lane 1:
// drawing_line_top
module drawing_line_top(
    input logic clk,
    input logic rst,
    output logic Hsync,
    output logic Vsync,
    output logic [3:0] vgaRed,
    output logic [3:0] vgaGreen,
    output logic [3:0] vgaBlue,
    input logic [11:0] x0,y0,x1,y1,
    output logic disp_en,
    output logic vga_clk,
    output logic [11:0] v_cntr, h_cntr
    );
    logic  vga_clk_buff;
    logic  vga_ce;
    clock_div#(4) vga_clk_mod(.clock(clk), .reset(rst), .div_clock(vga_clk_buff), .tick(vga_ce) ); 
    logic [11:0] v_cntr_buff, h_cntr_buff;
    logic Hsync_buff, Vsync_buff, disp_en_buff;   
    vga_controller#(
         .h_actv_pixel(50), 
         .h_sync_pulse(2),
         .h_back_porch(1),
         .h_front_porch(3),
         .h_sync_pol(0),
         .v_actv_pixel(60),
         .v_sync_pulse(1),
         .v_back_porch(1),
         .v_front_porch(1),
         .v_sync_pol(0)
    ) vgatxt(.clk(clk), .ce(vga_ce), .reset(rst), .h_sync(Hsync_buff), .v_sync(Vsync_buff), .h_counter_out(h_cntr_buff), .v_counter_out(v_cntr_buff), .disp_enable(disp_en_buff));
    logic [11:0] pix_y,pix_x;  
  ...
For scale: about 3900 cells after synthesis, ~290 flip-flops, ~90 I/O pins, roughly 31000 sq um of cells after synthesis.
make LEC_CHECK=0 ABC_AREA=0 CAP_MARGIN=40 CELL_PAD_IN_SITES_GLOBAL_PLACEMENT=0 CORE_ASPECT_RATIO=0.55 CORE_MARGIN=2 CORE_UTILIZATION=56 MAX_ROUTING_LAYER=met4 PLACE_DENSITY_LB_ADDON=0.17 SLEW_MARGIN=30 finish   # period 8.64 ns
run.sh (not shown) runs the stock make flow with config.mk's settings and CLKGATE_MAP_FILE=.
Input-level comparison between lane 2 and lane 1:
Settings: setting CTS_CLUSTER_SIZE to 22 for the first time; setting CTS_CLUSTER_DIAMETER to 364 for the first time; removing PLACE_DENSITY_LB_ADDON (formerly 0.17); changing CORE_UTILIZATION from 56 to 72; changing CAP_MARGIN from 40 to 0; setting SETUP_SLACK_MARGIN to 0.73 for the first time; changing CORE_ASPECT_RATIO from 0.55 to 0.73; changing the clock period (ns, I/O delays scaled along) from 8.64 to 5.35.
### Flow results
- Summary — total power, lane 2 relative to lane 1: higher, by 6.3 mW.
- Lane 1 → lane 2: final net count has increased; cell area after placement has increased; critical path depth has increased.
- Lane 2 against lane 1; power density over the cells is up by more than half.
- Diff lane 1 -> lane 2: number of buffers other than clock buffers in the final layout picked up an extra 194, placer congestion estimate picked up an extra 0.088, post-route minimum period lost 1.29 ns.
- Row clock buffer count: lane 2 lower / lane 1 higher
- Re net count after synthesis: no difference whatsoever between lane 2 and lane 1.
- Count of cells along the worst register-to-register path: lane 2 higher than lane 1
Input-level comparison between lane 3 and lane 2:
Settings: removing CORE_ASPECT_RATIO (formerly 0.73); changing CAP_MARGIN from 0 to 20; changing CTS_CLUSTER_DIAMETER from 364 to 354; changing CORE_UTILIZATION from 72 to 70; removing CELL_PAD_IN_SITES_GLOBAL_PLACEMENT (formerly 0); removing SETUP_SLACK_MARGIN (formerly 0.73); removing ABC_AREA (formerly 0); removing CTS_CLUSTER_SIZE (formerly 22); changing SLEW_MARGIN from 30 to 20; changing the clock period (ns, I/O delays scaled along) from 5.35 to 4.22.
Findings:
- For lane 3, the flow was terminated by a tool error in global routing (5_1_grt) and produced no final design.
- Half-perimeter wire length of the detailed placement result: lane 3 higher than lane 2
- Side by side, worst-case setup slack after placement turned out lower in lane 3 than in lane 2.
- Count of buffers added by post-CTS timing repair for setup in lane 3 is 13% lower than in lane 2
- Taking lane 2 as the reference, in lane 3 total I/O pin count barely changed, vertical die size up 18%, area share of and/or/nand/nor cells after synthesis saw little to no change, final weighted congestion in routability-driven placement fell about 6%, post-placement cell count higher.
- Looking at die area across both flows, lane 3 is the weaker of the two, with lane 2 ahead.
- Taking lane 2 as the reference, in lane 3 area of the core went up; post-cts gate resize count down 47.
The following lists how lane 4 was set up differently from lane 3:
Settings: setting ABC_AREA to 1 for the first time; setting HOLD_SLACK_MARGIN to -0.09 for the first time; setting SETUP_SLACK_MARGIN to -0.13 for the first time; setting CTS_CLUSTER_SIZE to 72 for the first time; removing MAX_ROUTING_LAYER (formerly met4); changing CTS_CLUSTER_DIAMETER from 354 to 204; changing the clock period (ns, I/O delays scaled along) from 4.22 to 3.76.
## What came out
- Going from lane 3 to lane 4, estimated wirelength of the detail-placed design grows by 6600 microns.
- Area after synthesis in lane 4 vs lane 3: up about 5%
- Taking lane 3 as the reference point, the cell total in the yosys stat output of lane 4 rises by 1023.
- On area fraction in compound gates: lane 4 sits below lane 3.
- When lane 4 is set beside lane 3, its area reported by Yosys stat turns out to be 1500 sq um larger.
- Looking at mean area per synthesized cell across lane 3 and lane 4, the one that comes out lower is lane 4.
- Taking lane 3 over lane 4, the synthesized cell count ratio works out to 0.79.
- Lane 4 vs lane 3 on xor and xnor area share after synthesis: lane 4 is the lower one.
- Lane 3: aborted in global routing (5_1_grt) (tool error)
- Lane 4 did not make it past global routing (5_1_grt), where a tool error ended it.
Power and IR drop assume default switching activity.
